==> flow/design.v (excerpt) <==
module ALUUnit(clock, ALUOp, funct, a, b, result, zero, carryOut);
For scale: about 880 cells after synthesis, roughly 100 flip-flops, ~110 I/O pins, ~7300 um2 of cells after synthesis.
export LEC_CHECK = 0
export ABC_AREA = 0
export CAP_MARGIN = 40
export CORE_ASPECT_RATIO = 0.5
export CORE_MARGIN = 8
export CORE_UTILIZATION = 48
export CTS_CLUSTER_DIAMETER = 231
export CTS_CLUSTER_SIZE = 22
export GPL_TIMING_DRIVEN = 1
export MAX_ROUTING_LAYER = met4
export PLACE_DENSITY_LB_ADDON = 0.13
export SETUP_SLACK_MARGIN = 1.92
export SLEW_MARGIN = 20
export TNS_END_PERCENT = 10
create_clock -name core_clock -period 6.93 [get_ports {clock}]
run.sh (not shown) runs the stock make flow with config.mk's settings and CLKGATE_MAP_FILE=.
Next try:
Settings changed: CAP_MARGIN 40 to 0, CORE_ASPECT_RATIO 0.5 to default, CORE_MARGIN 8 to 7, CORE_UTILIZATION 48 to 72, CTS_CLUSTER_DIAMETER 231 to default, CTS_CLUSTER_SIZE 22 to 36, PLACE_DENSITY_LB_ADDON 0.13 to default, SETUP_SLACK_MARGIN 1.92 to 0.68.
Clock period 6.93 ns to 4.69 ns, I/O delays scaled along.
What happened:
- cell count drops by 4.6%
- area after synthesis is unchanged
- routed wire length climbs by 20%
- critical path depth drops by 2
- die size drops by 33%
- utilization climbs by 31 points
- fmax climbs by 4.3%
- total power climbs by 46%
- cell area climbs by 1.9%
- sequential power climbs by 50%
- synthesized cell count stays the same
Next try:
Settings changed: ABC_AREA 0 to 1, CTS_CLUSTER_SIZE 36 to default, SETUP_SLACK_MARGIN 0.68 to 0.25.
The new run passed the timing, design-rule and antenna checks.
Setup slack improves by 1.1 ns.
Design area rose by 15%.
Area after synthesis came out higher by 22%.
Next try:
Settings changed: ABC_AREA 1 to 0, CORE_MARGIN 7 to 2, CORE_UTILIZATION 72 to 66, CTS_CLUSTER_DIAMETER from default to 354, PLACE_DENSITY from default to 0.58, SETUP_SLACK_MARGIN 0.25 to default.
Clock period 4.69 ns to 2.83 ns, I/O delays scaled along.
With this change the flow failed in clock tree synthesis on DPL-0038.
Die size went down by 24%.
Synthesized cell count is lower by about 40%.
Area after synthesis is lower by 18%.


== indigo ==
Starting RTL as in the previous note.
Settings: LEC_CHECK=0, ABC_AREA=1, CAP_MARGIN=20, CELL_PAD_IN_SITES_GLOBAL_PLACEMENT=1, CORE_ASPECT_RATIO=1.28, CORE_MARGIN=8, CORE_UTILIZATION=40, CTS_CLUSTER_DIAMETER=181, GPL_ROUTABILITY_DRIVEN=0, GPL_TIMING_DRIVEN=0, HOLD_SLACK_MARGIN=0.25, MAX_ROUTING_LAYER=met4, SETUP_SLACK_MARGIN=1.1, SLEW_MARGIN=20; clock period 5.0 ns.
The following lists how quartz was set up differently from indigo:
# indigo
export LEC_CHECK = 0
export ABC_AREA = 1
export CAP_MARGIN = 20
export CELL_PAD_IN_SITES_GLOBAL_PLACEMENT = 1
export CORE_ASPECT_RATIO = 1.28
export CORE_MARGIN = 8
export CORE_UTILIZATION = 40
export CTS_CLUSTER_DIAMETER = 181
export GPL_ROUTABILITY_DRIVEN = 0
export GPL_TIMING_DRIVEN = 0
export HOLD_SLACK_MARGIN = 0.25
export MAX_ROUTING_LAYER = met4
export SETUP_SLACK_MARGIN = 1.1
export SLEW_MARGIN = 20
create_clock -name core_clock -period 5.0 [get_ports {clock}]
# quartz
export LEC_CHECK = 0
export CAP_MARGIN = 20
export CORE_MARGIN = 2
export CORE_UTILIZATION = 45
export SETUP_SLACK_MARGIN = 0.69
export SLEW_MARGIN = 20
create_clock -name core_clock -period 2.42 [get_ports {clock}]
Notes after the runs:
In quartz the implementation ran to completion but is not tape-out ready, as the final checks report negative setup slack.
From indigo to quartz the numbers moved as follows: slack of the worst reg-to-reg path fell 3.22 ns; yosys-reported design area after synthesis fell 18%; buffer count excluding the clock tree in the final layout rose 301.
Wire: quartz routes less than indigo
Compared to indigo, quartz reaches a lower achievable clock.
quartz vs. indigo: post-synthesis instance total down 41%; fill cell instance count of the final layout dropped about 56%; final setup slack of the worst path lost 3.22 ns; power in sequential cells now larger.
What umber does differently from quartz at the input level:
# quartz
export LEC_CHECK = 0
export CAP_MARGIN = 20
export CORE_MARGIN = 2
export CORE_UTILIZATION = 45
export SETUP_SLACK_MARGIN = 0.69
export SLEW_MARGIN = 20
create_clock -name core_clock -period 2.42 [get_ports {clock}]
# umber
export LEC_CHECK = 0
export CAP_MARGIN = 20
export CORE_MARGIN = 2
export CORE_UTILIZATION = 65
export CTS_CLUSTER_DIAMETER = 346
export CTS_CLUSTER_SIZE = 96
export SETUP_SLACK_MARGIN = -0.17
export SLEW_MARGIN = 20
export TNS_END_PERCENT = 40
create_clock -name core_clock -period 3.73 [get_ports {clock}]
[summary]
- In umber, global-route track usage on met3 is higher than in quartz.
- The final reports for umber and quartz show met1 capacity usage during global routing higher in the former.
- In umber, the register area came out 16 sq um below the value in quartz.
- For routed wire length, dividing the value from quartz by the value from umber gives 1.2.
- Looking at overall chip area across both flows, umber is the stronger of the two, with quartz trailing.
- Diff quartz -> umber | combinational power | down by more than half
- [flow] umber | stages: complete | final checks: fail | reason: negative setup slack
- Summary — global-route usage, umber relative to quartz: higher, by 5.1 points.
diff inputs: umber => yarrow
# umber
export LEC_CHECK = 0
export CAP_MARGIN = 20
export CORE_MARGIN = 2
export CORE_UTILIZATION = 65
export CTS_CLUSTER_DIAMETER = 346
export CTS_CLUSTER_SIZE = 96
export SETUP_SLACK_MARGIN = -0.17
export SLEW_MARGIN = 20
export TNS_END_PERCENT = 40
create_clock -name core_clock -period 3.73 [get_ports {clock}]
# yarrow
export LEC_CHECK = 0
export CAP_MARGIN = 20
export CORE_MARGIN = 2
export CORE_UTILIZATION = 72
export CTS_CLUSTER_SIZE = 14
export HOLD_SLACK_MARGIN = 0.29
export MAX_ROUTING_LAYER = met4
export SETUP_SLACK_MARGIN = 0.17
export SLEW_MARGIN = 20
export TNS_END_PERCENT = 60
create_clock -name core_clock -period 2.73 [get_ports {clock}]
## What came out
The run showing the greater height of the chip is umber. Changes observed in yarrow relative to umber: number of distinct library cell variants in the gate-level netlist after synthesis closely matched the old numbers; die span in x decreased by 4.8% relative to the old numbers. yarrow did not finish; a tool error ended it in detailed placement.
Changes in fjord relative to yarrow:
# yarrow
export LEC_CHECK = 0
export CAP_MARGIN = 20
export CORE_MARGIN = 2
export CORE_UTILIZATION = 72
export CTS_CLUSTER_SIZE = 14
export HOLD_SLACK_MARGIN = 0.29
export MAX_ROUTING_LAYER = met4
export SETUP_SLACK_MARGIN = 0.17
export SLEW_MARGIN = 20
export TNS_END_PERCENT = 60
create_clock -name core_clock -period 2.73 [get_ports {clock}]
# fjord
export LEC_CHECK = 0
export CAP_MARGIN = 20
export CORE_MARGIN = 2
export CORE_UTILIZATION = 66
export SLEW_MARGIN = 20
create_clock -name core_clock -period 4.36 [get_ports {clock}]
--- outcome ---
fjord: all stages complete, timing, DRC and antenna checks passed. fjord against yarrow: synthesized-area fraction occupied by and/or/nand/nor cells neither gained nor lost much, core area picked up an extra 1000 sq um. Compared with yarrow, in fjord tally of buffers added on design ports shows no meaningful change; synthesized cell count barely changed. Share of synthesized cell area in full adder, half adder and majority cells came out exactly the same in yarrow and fjord. The fraction of the core area occupied by cells at floorplan in fjord was lower than what yarrow gave. Sort yarrow and fjord by total die size desc -> top: fjord.
Input-level comparison between nickel and fjord:
# fjord
export LEC_CHECK = 0
export CAP_MARGIN = 20
export CORE_MARGIN = 2
export CORE_UTILIZATION = 66
export SLEW_MARGIN = 20
create_clock -name core_clock -period 4.36 [get_ports {clock}]
# nickel
export LEC_CHECK = 0
export CAP_MARGIN = 20
export CORE_MARGIN = 2
export CORE_UTILIZATION = 72
export CTS_CLUSTER_SIZE = 14
export HOLD_SLACK_MARGIN = 0.29
export MAX_ROUTING_LAYER = met4
export SETUP_SLACK_MARGIN = 0.32
export SLEW_MARGIN = 20
create_clock -name core_clock -period 2.73 [get_ports {clock}]
## What came out
- fjord reached the end of the flow, and the finished layout is clean on the timing, design-rule and antenna checks.
- nickel | ERROR | detailed placement
- Area fraction in full adders, half adders and majority gates: nickel vs fjord identical
- Compared with fjord, nickel shows a width of the die that is about 4% lower.
- fjord has lower placer congestion estimate than nickel.
- Die size: nickel and fjord compared, higher one is fjord


ALUUnit again, from the RTL that the note above started with.
make LEC_CHECK=0 ABC_AREA=1 CAP_MARGIN=0 CORE_MARGIN=7 CORE_UTILIZATION=72 CTS_CLUSTER_SIZE=72 GPL_TIMING_DRIVEN=1 MAX_ROUTING_LAYER=met4 SETUP_SLACK_MARGIN=-0.3 SLEW_MARGIN=20 TNS_END_PERCENT=10 finish   # period 3.8 ns
The baseline went through all stages and came out clean.
Edit:
Settings changed: ABC_AREA 1 to default, CAP_MARGIN 0 to 20, CORE_MARGIN 7 to 2, CORE_UTILIZATION 72 to 40, CTS_CLUSTER_SIZE 72 to default, GPL_TIMING_DRIVEN 1 to default, MAX_ROUTING_LAYER met4 to default, SETUP_SLACK_MARGIN -0.3 to default, TNS_END_PERCENT 10 to default.
Clock period 3.8 ns to 4.36 ns, I/O delays scaled along.
Effect:
- The changed run finished clean
- global-route usage fell by 12 points
- clock skew is about the same
- clock-buffer cell count fell by 1
- setup slack degrades by 0.38 ns
Edit:
Clock period 4.36 ns to 5.0 ns, I/O delays scaled along.
After rerunning: The new run finished with timing, DRC and antenna clean. Synthesized cell count stays the same. Critical path depth falls by 1. Hold slack gets worse by 0.015 ns. Register-to-register slack gets better by 0.54 ns. Clock-buffer cell count is unchanged.
Edit:
Settings changed: CELL_PAD_IN_SITES_GLOBAL_PLACEMENT from default to 1, CORE_ASPECT_RATIO from default to 1.28, CORE_MARGIN 2 to 8, CTS_CLUSTER_DIAMETER from default to 181, GPL_ROUTABILITY_DRIVEN from default to 0, GPL_TIMING_DRIVEN from default to 0, MAX_ROUTING_LAYER from default to met4.
Wire length went up by 16%. Non-clock buffer count went up by 29. Register-to-register slack gets worse by 0.12 ns. Design area went up by 1.0%. First-iteration DRC count went down by 5.3%. Clock skew is about the same. Synthesized cell count does not change.
Edit:
Settings changed: ABC_AREA from default to 1, CELL_PAD_IN_SITES_GLOBAL_PLACEMENT 1 to default, CORE_ASPECT_RATIO 1.28 to default, CORE_MARGIN 8 to 2, CORE_UTILIZATION 40 to 66, CTS_CLUSTER_DIAMETER 181 to default, GPL_ROUTABILITY_DRIVEN 0 to default, GPL_TIMING_DRIVEN 0 to default, MAX_ROUTING_LAYER met4 to default.
Clock period 5.0 ns to 4.24 ns, I/O delays scaled along.
Result: Die size is lower by 37%; setup slack improved by 0.38 ns; sequential cell count stays the same; final cell count goes up by 44%; clock skew goes down by 0.0032 ns; hold slack is better by 0.035 ns.


== wip/xenon ==
Starting RTL as in the previous note.
## ALUUnit
module ALUUnit(clock, ALUOp, funct, a, b, result, zero, carryOut);
export LEC_CHECK = 0
export CAP_MARGIN = 40
export CORE_MARGIN = 2
export CORE_UTILIZATION = 72
export CTS_CLUSTER_SIZE = 14
export HOLD_SLACK_MARGIN = 0.29
export MAX_ROUTING_LAYER = met4
export SETUP_SLACK_MARGIN = 0.37
export SLEW_MARGIN = 20
export TNS_END_PERCENT = 60
create_clock -name core_clock -period 2.73 [get_ports {clock}]
wip/xenon did not finish; the tool stopped in detailed placement (3_5_place_dp) with error DPL-0038.
Setup changes, wip/xenon to wip/yarrow
- setting GPL_TIMING_DRIVEN to 1 for the first time
- removing SETUP_SLACK_MARGIN (formerly 0.37)
- setting ABC_AREA to 0 for the first time
- changing CAP_MARGIN from 40 to 0
- changing TNS_END_PERCENT from 60 to 100
- removing HOLD_SLACK_MARGIN (formerly 0.29)
- removing CTS_CLUSTER_SIZE (formerly 14)
- changing CORE_UTILIZATION from 72 to 66
- changing the clock period (ns, I/O delays scaled along) from 2.73 to 2.78
Findings:
Simple-gate area share of the yosys netlist delta (wip/yarrow -> wip/xenon): insignificant
Delta (wip/yarrow minus wip/xenon): vertical extent of the die increased 4.3%, yosys-reported design area after synthesis essentially unchanged, die width increased 4.3%, die area increased about 9%.
Area of the core, wip/yarrow vs wip/xenon: up by more than 10%
Each of wip/yarrow and wip/xenon falls short of a clean finish.
wip/xenon got as far as detailed placement (3_5_place_dp), where a tool error ended the run.
clock tree synthesis (4_1_cts): wip/yarrow exited with error
The following lists how wip/lagoon was set up differently from wip/yarrow:
- clearing GPL_TIMING_DRIVEN, which used to be 1
- clearing MAX_ROUTING_LAYER, which used to be met4
- clearing ABC_AREA, which used to be 0
- clearing TNS_END_PERCENT, which used to be 100
- swapping 0 for 20 in CAP_MARGIN
- swapping 66 for 45 in CORE_UTILIZATION
- putting SETUP_SLACK_MARGIN at 0.7 where nothing was set
- swapping 2.78 for 2.42 in the clock period (ns, I/O delays scaled along)
==> comparison <==
- Layout checks on wip/lagoon: not met. Flow itself completed; violations: setup timing.
- wip/lagoon vs. wip/yarrow: AND-OR/OR-AND share of the synthesized area flat, placeable core region increased 47%, HPWL after detailed placement down 1.4 mm.
- Compared to wip/yarrow, wip/lagoon was floorplanned on a bigger die.
[inputs] wip/fjord vs wip/lagoon
- setting GPL_ROUTABILITY_DRIVEN to 0 for the first time
- setting CELL_PAD_IN_SITES_GLOBAL_PLACEMENT to 1 for the first time
- changing CORE_UTILIZATION from 45 to 40
- removing SETUP_SLACK_MARGIN (formerly 0.7)
- changing the clock period (ns, I/O delays scaled along) from 2.42 to 5.0
## What came out
- wip/fjord: flow completed, timing, DRC and antenna clean
- Lower worst hold slack was reported by wip/lagoon, not wip/fjord.
- wip/fjord ends up with lower share of the cycle needed by the critical path after routing than wip/lagoon does.
- Per the comparison of wip/fjord with wip/lagoon, net count reported at finish fell 22%, cell area after layout fell 29%, data required time of the worst path rose 2.59 ns, met3 track demand over resource in global routing fell 1.4 points, sequential power fell 51%.


Starting RTL as in the previous note.
Settings: LEC_CHECK=0, CAP_MARGIN=20, CELL_PAD_IN_SITES_DETAIL_PLACEMENT=0, CELL_PAD_IN_SITES_GLOBAL_PLACEMENT=2, CORE_ASPECT_RATIO=1.22, CORE_MARGIN=8, CORE_UTILIZATION=26, CTS_CLUSTER_DIAMETER=104, HOLD_SLACK_MARGIN=-0.02, MAX_ROUTING_LAYER=met4, SLEW_MARGIN=5; clock period 5.43 ns.
The first run finished with timing, DRC and antenna clean.
Change:
==> flow/config.mk (replaced) <==
export PLATFORM = sky130hd
export DESIGN_NAME = ALUUnit
export DESIGN_NICKNAME = ALUUnit
export VERILOG_FILES = /design/flow/design.v
export SDC_FILE = /design/flow/constraint.sdc
export NUM_CORES = 4
export LEC_CHECK = 0
export CAP_MARGIN = 20
export CORE_MARGIN = 2
export CORE_UTILIZATION = 57
export SETUP_SLACK_MARGIN = 0.94
export SLEW_MARGIN = 20
==> flow/constraint.sdc (replaced) <==
create_clock -name core_clock -period 3.5 [get_ports {clock}]
set_input_delay 0.7000 -clock core_clock [delete_from_list [all_inputs] [get_ports {clock}]]
set_output_delay 0.7000 -clock core_clock [all_outputs]
set_load 0.01 [all_outputs]
What happened: The new run produced a layout that fails on negative setup slack. Final area went up by about a fifth. Die area went down by well over a third. Core utilization went up by 55 points. Global-route usage went up by 24 points. Combinational power went up by well over a third. Cell count went down by a few percent. Sequential cell count stays the same. Worst setup slack is worse by 1.3 ns. Routed wire length went up by about a fifth. Critical path depth went up by 2. Total power went up by well over a third.
Change:
--- a/flow/config.mk
+++ b/flow/config.mk
@@ -7,6 +7,11 @@
 export LEC_CHECK = 0
+export ABC_AREA = 1
 export CAP_MARGIN = 20
 export CORE_MARGIN = 2
-export CORE_UTILIZATION = 57
-export SETUP_SLACK_MARGIN = 0.94
+export CORE_UTILIZATION = 65
+export CTS_CLUSTER_DIAMETER = 346
+export CTS_CLUSTER_SIZE = 96
+export PLACE_DENSITY = 0.65
+export SETUP_SLACK_MARGIN = 1.1
 export SLEW_MARGIN = 20
+export TNS_END_PERCENT = 40
==> flow/constraint.sdc (replaced) <==
create_clock -name core_clock -period 3.73 [get_ports {clock}]
set_input_delay 0.7460 -clock core_clock [delete_from_list [all_inputs] [get_ports {clock}]]
set_output_delay 0.7460 -clock core_clock [all_outputs]
set_load 0.01 [all_outputs]
The new run completed without violations.
Global-route usage increases by 2.3 points.
Utilization decreases by 4.0 points.
Total power decreases by 7.4%.
Worst setup slack gains 0.89 ns.
Clock-buffer cell count decreases by 1.
Synthesized area increases by 22%.
Register-to-register slack gains 0.89 ns.
Change:
==> flow/config.mk (replaced) <==
export PLATFORM = sky130hd
export DESIGN_NAME = ALUUnit
export DESIGN_NICKNAME = ALUUnit
export VERILOG_FILES = /design/flow/design.v
export SDC_FILE = /design/flow/constraint.sdc
export NUM_CORES = 4
export LEC_CHECK = 0
export CAP_MARGIN = 20
export CORE_MARGIN = 2
export CORE_UTILIZATION = 70
export CTS_CLUSTER_DIAMETER = 121
export CTS_CLUSTER_SIZE = 36
export SLEW_MARGIN = 20
==> flow/constraint.sdc (replaced) <==
create_clock -name core_clock -period 3.74 [get_ports {clock}]
set_input_delay 0.7480 -clock core_clock [delete_from_list [all_inputs] [get_ports {clock}]]
set_output_delay 0.7480 -clock core_clock [all_outputs]
set_load 0.01 [all_outputs]
=>
- With this change the flow reached the layout checks and failed them: negative setup slack
- worst setup slack degrades by 0.79 ns
- total power decreases by 13%
- wire length is lower by 29%
- cell count goes down by 35%
Power is estimated from default activity; no workload was simulated.
